// AuctionSearch
module AuctionSearch(
  input         clock,
  input         reset,
  output        io_rewardIn_0_ready,
  input         io_rewardIn_0_valid,
  input  [7:0]  io_rewardIn_0_reward,
  input  [10:0] io_rewardIn_0_idx,
  input         io_rewardIn_0_last,
  output [10:0] io_agentIdx_0,
  input  [7:0]  io_price_0,
  output        io_rewardIn_1_ready,
  input         io_rewardIn_1_valid,
  input  [7:0]  io_rewardIn_1_reward,
  input  [10:0] io_rewardIn_1_idx,
  output [10:0] io_agentIdx_1,
  input  [7:0]  io_price_1,
  output        io_rewardIn_2_ready,
  input         io_rewardIn_2_valid,
  input  [7:0]  io_rewardIn_2_reward,
  input  [10:0] io_rewardIn_2_idx,
  output [10:0] io_agentIdx_2,
  input  [7:0]  io_price_2,
  output        io_rewardIn_3_ready,
  input         io_rewardIn_3_valid,
  input  [7:0]  io_rewardIn_3_reward,
  input  [10:0] io_rewardIn_3_idx,
  output [10:0] io_agentIdx_3,
  input  [7:0]  io_price_3,
  output        io_rewardIn_4_ready,
  input         io_rewardIn_4_valid,
  input  [7:0]  io_rewardIn_4_reward,
  input  [10:0] io_rewardIn_4_idx,
  output [10:0] io_agentIdx_4,
  input  [7:0]  io_price_4,
  output        io_rewardIn_5_ready,
  input         io_rewardIn_5_valid,
  input  [7:0]  io_rewardIn_5_reward,
  input  [10:0] io_rewardIn_5_idx,
  output [10:0] io_agentIdx_5,
  input  [7:0]  io_price_5,
  output        io_rewardIn_6_ready,
  input         io_rewardIn_6_valid,
  input  [7:0]  io_rewardIn_6_reward,
  input  [10:0] io_rewardIn_6_idx,
  output [10:0] io_agentIdx_6,
  input  [7:0]  io_price_6,
  output        io_rewardIn_7_ready,
  input         io_rewardIn_7_valid,
  input  [7:0]  io_rewardIn_7_reward,
  input  [10:0] io_rewardIn_7_idx,
  output [10:0] io_agentIdx_7,
  input  [7:0]  io_price_7,
  input         io_resultOut_ready,
  output        io_resultOut_valid,
  output [10:0] io_resultOut_winner,
  ...
clock: 2.19 ns
lec_check: 0
abc_area: 1
cap_margin: 20
core_margin: 2
core_utilization: 72
cts_cluster_diameter: 249
max_routing_layer: met4
place_density: 0.6
setup_slack_margin: -0.16
slew_margin: 20
run.sh (not shown) runs the stock make flow with config.mk's settings and CLKGATE_MAP_FILE=.
The first run aborted during global routing.
Rerun with:
- CORE_ASPECT_RATIO: not set -> 0.9
- PLACE_DENSITY: 0.6 -> not set
- PLACE_DENSITY_LB_ADDON: not set -> 0.02
- SETUP_SLACK_MARGIN: -0.16 -> 0.16
- TNS_END_PERCENT: not set -> 40
- clock period: 2.19 -> 2.15 ns (I/O delays scaled with it)
- The changed run ended with an error in global routing with DPL-0038
- synthesized cell count is unchanged
- synthesized area stays the same
- die size barely changes
Rerun with:
- ABC_AREA: 1 -> not set
- CORE_ASPECT_RATIO: 0.9 -> not set
- CORE_UTILIZATION: 72 -> 66
- CTS_CLUSTER_DIAMETER: 249 -> not set
- MAX_ROUTING_LAYER: met4 -> not set
- PLACE_DENSITY: not set -> 0.6
- PLACE_DENSITY_LB_ADDON: 0.02 -> not set
- SETUP_SLACK_MARGIN: 0.16 -> not set
- TNS_END_PERCENT: 40 -> not set
- clock period: 2.15 -> 3.25 ns (I/O delays scaled with it)
=> This time the run finished but fails on negative setup slack. Die size went up by 2.9%. Synthesized cell count is lower by 16%. Synthesized area shrinks by about 5.6%.
Rerun with:
- CORE_UTILIZATION: 66 -> 40
- SETUP_SLACK_MARGIN: not set -> 0.42
- clock period: 3.25 -> 3.8 ns (I/O delays scaled with it)
What happened: This time the run ran to the end with no violations. Clock skew climbs by 0.028 ns. Routed wire length increases by 1.7%. Sequential cell count does not change. Cell count goes up by 5.9%.
Rerun with:
- ABC_AREA: not set -> 1
- CORE_UTILIZATION: 40 -> 66
- HOLD_SLACK_MARGIN: not set -> 0.3
- SETUP_SLACK_MARGIN: 0.42 -> not set
- clock period: 3.8 -> 2.51 ns (I/O delays scaled with it)
This time the run finished but fails on max-capacitance violations, max-slew violations, negative setup slack.
Worst setup slack degrades by 1.7 ns.
Final cell count grows by about 12%.
Utilization goes up by 40 points.
First-iteration DRC count rises to 2.8 times its value.
Total power goes up by about 90%.
Register-to-register slack got worse by 1.8 ns.
Design area came out higher by about 16%.
Global-route usage came out higher by 15 points.
Critical path depth is higher by 5.
Synthesized area rises by about 6%.
Sequential share of layout area fell by 4.6 points.

Setup of run 1:
AuctionSearch again, from the RTL that the note above started with.
make LEC_CHECK=0 ABC_AREA=1 CAP_MARGIN=5 CORE_ASPECT_RATIO=0.56 CORE_MARGIN=4 CORE_UTILIZATION=26 CTS_CLUSTER_SIZE=95 GPL_ROUTABILITY_DRIVEN=0 HOLD_SLACK_MARGIN=-0.04 MAX_ROUTING_LAYER=met4 MIN_ROUTING_LAYER=met1 SETUP_SLACK_MARGIN=0.9 SLEW_MARGIN=20 TNS_END_PERCENT=75 finish   # period 3.53 ns
Here is what was changed in the inputs of run 2 compared with run 1.
- a deleted SETUP_SLACK_MARGIN that had been 0.9
- a change of CAP_MARGIN from 5 to 25
- a change of CORE_MARGIN from 4 to 2
- a deleted CORE_ASPECT_RATIO that had been 0.56
- a change of GPL_ROUTABILITY_DRIVEN from 0 to 1
- a deleted CTS_CLUSTER_SIZE that had been 95
- a change of CORE_UTILIZATION from 26 to 68
- a change of TNS_END_PERCENT from 75 to 70
- a change of HOLD_SLACK_MARGIN from -0.04 to 0.3
- a change of the clock period (ns, I/O delays scaled along) from 3.53 to 2.58
## What came out
Although it ran to completion, run 2 produced a layout that fails the final checks because of setup timing.
Area added between synthesis and finish, run 1 and run 2, lower one = run 1.
Against run 1, run 2 comes in 10 higher on critical path depth.
Taking run 1 as the reference, in run 2 largest net degree at the start of global routing rose by 45, number of cells upsized or downsized after cts now sits higher, chip area line of the yosys report stayed essentially flat.
Changes observed in run 2 relative to run 1: sequential fraction of total cell area saw a decrease; proportion of power drawn by combinational gates went up 1.7 points; global-route usage now larger; number of antenna cells inserted +1.
## Diff of input files: run 3 against run 2
- CTS_CLUSTER_SIZE: unset -> 37
- CORE_UTILIZATION: 68 -> 70
- the clock period (ns, I/O delays scaled along): 2.58 -> 2.13
Results
- Higher cell area after placement goes to run 3 over run 2.
- Higher die area among run 2 and run 3: run 2
- Height of the die: run 3 < run 2
- The placer's final routability congestion estimate reported for run 3 is greater than that of run 2 by 2.0%.
- Stage in which a tool error killed run 3: 5_1_grt.
- Run 3 vs run 2 — total half-perimeter wirelength after legalization and detailed placement climbed by a few percent
- Cmp run 2 and run 3 / post-cts sizing count / higher: run 3
- Relative to run 2, the area of the placeable core of run 3 is lower by 1700 sq um.
- Going from run 2 to run 3, die outline width shrank by 1.4%, post-placement cell count grew by 115.
## Diff of input files: run 4 against run 3
- clearing TNS_END_PERCENT, which used to be 70
- clearing HOLD_SLACK_MARGIN, which used to be 0.3
- clearing MIN_ROUTING_LAYER, which used to be met1
- swapping 37 for 52 in CTS_CLUSTER_SIZE
- swapping 25 for 20 in CAP_MARGIN
- putting SETUP_SLACK_MARGIN at 0.31 where nothing was set
- clearing GPL_ROUTABILITY_DRIVEN, which used to be 1
- clearing MAX_ROUTING_LAYER, which used to be met4
- clearing ABC_AREA, which used to be 1
- swapping 2.13 for 3.25 in the clock period (ns, I/O delays scaled along)
[summary]
No crash in run 4: every stage finished, but the layout fails its final checks due to setup timing. Run 4 vs. run 3: floorplan die area dropped 4200 sq um, yosys stat chip area now smaller, count of different cell masters after synthesis moved up, number of buffers added by the clock tree synthesis step moved down.
Power and IR drop assume default switching activity.
